==> wip/zinc <==
==> flow/design.v <==
module FIR_low_pass_filter(
	input clk,
	input rst,
	input [7:0]FIR_IN,
	output reg [16:0]FIR_OUT
);
reg[7:0] delay_pipeline1;
reg[7:0] delay_pipeline2;
reg[7:0] delay_pipeline3;
reg[7:0] delay_pipeline4;
reg[7:0] delay_pipeline5;
reg[7:0] delay_pipeline6;
reg[7:0] delay_pipeline7;
reg[7:0] delay_pipeline8;
reg[7:0] delay_pipeline9;
wire[7:0] coeff1 = 8'd7;	 
wire[7:0] coeff2 = 8'd5;
wire[7:0] coeff3 = 8'd51;
wire[7:0] coeff4 = 8'd135;
wire[7:0] coeff5 = 8'd179;
wire[7:0] coeff6 = 8'd135;
wire[7:0] coeff7 = 8'd51;
wire[7:0] coeff8 = 8'd5;
wire[7:0] coeff9 = 8'd7;
reg signed [16:0] multi_data1 ; 
reg signed [16:0] multi_data2 ;
reg signed [16:0] multi_data3 ;
reg signed [16:0] multi_data4 ;
reg signed [16:0] multi_data5 ;
reg signed [16:0] multi_data6 ;
reg signed [16:0] multi_data7 ;
reg signed [16:0] multi_data8 ;
reg signed [16:0] multi_data9 ;
always@(posedge clk or negedge rst)
if(!rst)
begin
	delay_pipeline1 <= 8'b0 ;
	delay_pipeline2 <= 8'b0 ;
	delay_pipeline3 <= 8'b0 ;
	delay_pipeline4 <= 8'b0 ;
	delay_pipeline5 <= 8'b0 ;
	delay_pipeline6 <= 8'b0 ;
	delay_pipeline7 <= 8'b0 ;
	delay_pipeline8 <= 8'b0 ;
	delay_pipeline9 <= 8'b0 ;
end
else
begin
	delay_pipeline1 <= FIR_IN;
	delay_pipeline2 <= delay_pipeline1 ;
	delay_pipeline3 <= delay_pipeline2 ;
	delay_pipeline4 <= delay_pipeline3 ;
	delay_pipeline5 <= delay_pipeline4 ;
	delay_pipeline6 <= delay_pipeline5 ;
	delay_pipeline7 <= delay_pipeline6 ;
	delay_pipeline8 <= delay_pipeline7 ;
	delay_pipeline9 <= delay_pipeline8 ;
end
always@(posedge clk or negedge rst)  
	if(!rst)
		multi_data1 <= 17'b0 ;
	else
		multi_data1 <= delay_pipeline1*coeff1 ;
always@(posedge clk or negedge rst)  
	if(!rst)
		multi_data2 <= 17'b0 ;
	else
		multi_data2 <= delay_pipeline2*coeff2 ;
always@(posedge clk or negedge rst)  
	if(!rst)
		multi_data3 <= 17'b0 ;
	else
		multi_data3 <= delay_pipeline3*coeff3 ;
always@(posedge clk or negedge rst)  
	if(!rst)
		multi_data4 <= 17'b0 ;
	else
		multi_data4 <= delay_pipeline4*coeff4 ;
always@(posedge clk or negedge rst)  
	if(!rst)
		multi_data5 <= 17'b0 ;
	else
		multi_data5 <= delay_pipeline5*coeff5 ;
always@(posedge clk or negedge rst)  
	if(!rst)
		multi_data6 <= 17'b0 ;
	else
		multi_data6 <= delay_pipeline6*coeff6 ;
always@(posedge clk or negedge rst)  
	if(!rst)
		multi_data7 <= 17'b0 ;
	else
		multi_data7 <= delay_pipeline7*coeff7 ;
always@(posedge clk or negedge rst)  
	if(!rst)
		multi_data8 <= 17'b0 ;
	else
		multi_data8 <= delay_pipeline8*coeff8 ;
always@(posedge clk or negedge rst)  
	if(!rst)
		multi_data9 <= 17'b0 ;
	else
		multi_data9 <= delay_pipeline9*coeff9 ;
always@(posedge clk or negedge rst)
	if(!rst)
		FIR_OUT <= 16'b0 ;
	else
		FIR_OUT <= multi_data1 + multi_data2 + multi_data3 + multi_data4 +multi_data5 + multi_data6 + multi_data7 + multi_data8 + multi_data9 ;
endmodule
==> flow/run.sh <==
#!/bin/bash
# the make line also repeats each setting of config.mk as NAME=value (left out here)
make -C /OpenROAD-flow-scripts/flow DESIGN_CONFIG=/design/flow/config.mk WORK_HOME=/design/flow/orfs CLKGATE_MAP_FILE= finish
==> flow/config.mk <==
export PLATFORM = sky130hd
export DESIGN_NAME = FIR_low_pass_filter
export DESIGN_NICKNAME = FIR_low_pass_filter
export VERILOG_FILES = /design/flow/design.v
export SDC_FILE = /design/flow/constraint.sdc
export NUM_CORES = 4
export LEC_CHECK = 0
export CAP_MARGIN = 20
export CORE_MARGIN = 2
export CORE_UTILIZATION = 72
export CTS_CLUSTER_SIZE = 32
export PLACE_DENSITY = 0.35
export SETUP_SLACK_MARGIN = 0.92
export SLEW_MARGIN = 20
==> flow/constraint.sdc <==
create_clock -name core_clock -period 3.05 [get_ports {clk}]
set_input_delay 0.6100 -clock core_clock [delete_from_list [all_inputs] [get_ports {clk}]]
set_output_delay 0.6100 -clock core_clock [all_outputs]
set_load 0.01 [all_outputs]
==> inputs of wip/quartz, as changes to wip/zinc <==
Settings changed: CTS_CLUSTER_SIZE 32 to not set, PLACE_DENSITY 0.35 to not set, SETUP_SLACK_MARGIN 0.92 to -0.23.
==> flow/constraint.sdc (replaced) <==
create_clock -name core_clock -period 3.49 [get_ports {clk}]
set_input_delay 0.6980 -clock core_clock [delete_from_list [all_inputs] [get_ports {clk}]]
set_output_delay 0.6980 -clock core_clock [all_outputs]
set_load 0.01 [all_outputs]
==> inputs of wip/lagoon, as changes to wip/zinc <==
Settings changed: CORE_UTILIZATION 72 to 65, CTS_CLUSTER_SIZE 32 to not set, PLACE_DENSITY 0.35 to not set, SETUP_SLACK_MARGIN 0.92 to 1.4.
==> flow/constraint.sdc (replaced) <==
create_clock -name core_clock -period 5.17 [get_ports {clk}]
set_input_delay 1.0340 -clock core_clock [delete_from_list [all_inputs] [get_ports {clk}]]
set_output_delay 1.0340 -clock core_clock [all_outputs]
set_load 0.01 [all_outputs]
==> comparison table <==
Well-Tap Cells: wip/quartz 265; wip/zinc -; wip/lagoon 280
Run status: wip/quartz complete, but fails checks; wip/zinc did not finish; wip/lagoon complete, no violations
Failing step: wip/quartz -; wip/zinc 5_1_grt; wip/lagoon -
Violated checks: wip/quartz setup timing; wip/zinc -; wip/lagoon -
Worst Clk Skew: wip/quartz 0.0138 ns; wip/zinc -; wip/lagoon 0.0117 ns
CTS tree: wip/quartz done; wip/zinc -; wip/lagoon done
Insertion delay to the later sink of the worst-skew pair: wip/quartz 0.45 ns; wip/zinc -; wip/lagoon 0.44 ns
Placement-stage worst setup slack: wip/quartz -0.841 ns; wip/zinc -1.12 ns; wip/lagoon 0.861 ns
Largest stage delay, worst path: wip/quartz 0.54 ns; wip/zinc -; wip/lagoon 0.52 ns
Drc violations: wip/quartz 0; wip/zinc -; wip/lagoon 0
Cell type with the highest occurrence count on the critical path: wip/quartz sky130_fd_sc_hd__fa_1; wip/zinc -; wip/lagoon sky130_fd_sc_hd__fa_1
Final Hold Violating Endpoints: wip/quartz 0; wip/zinc -; wip/lagoon 0
Library cell contributing the largest single delay on the critical path: wip/quartz sky130_fd_sc_hd__fa_1; wip/zinc -; wip/lagoon sky130_fd_sc_hd__fa_1
Storage element area: wip/quartz 0.00498 mm2; wip/zinc -; wip/lagoon 0.00499 mm2
Worst slew pin tran: wip/quartz 0.780 ns; wip/zinc -; wip/lagoon 0.695 ns
Fraction of area in multi-input gates: wip/quartz 0.518; wip/zinc -; wip/lagoon 0.537
Relative slew slack: wip/quartz 0.480; wip/zinc -; wip/lagoon 0.537
Diode insertion count for antenna repair: wip/quartz 0; wip/zinc -; wip/lagoon 0
Slew Viols, Final: wip/quartz 0; wip/zinc -; wip/lagoon 0
Critical Path End: wip/quartz FIR_OUT[16]; wip/zinc -; wip/lagoon FIR_OUT[16]
Number of setup violations in the final report: wip/quartz 18; wip/zinc -; wip/lagoon 0
Final net count: wip/quartz 1795; wip/zinc -; wip/lagoon 1726
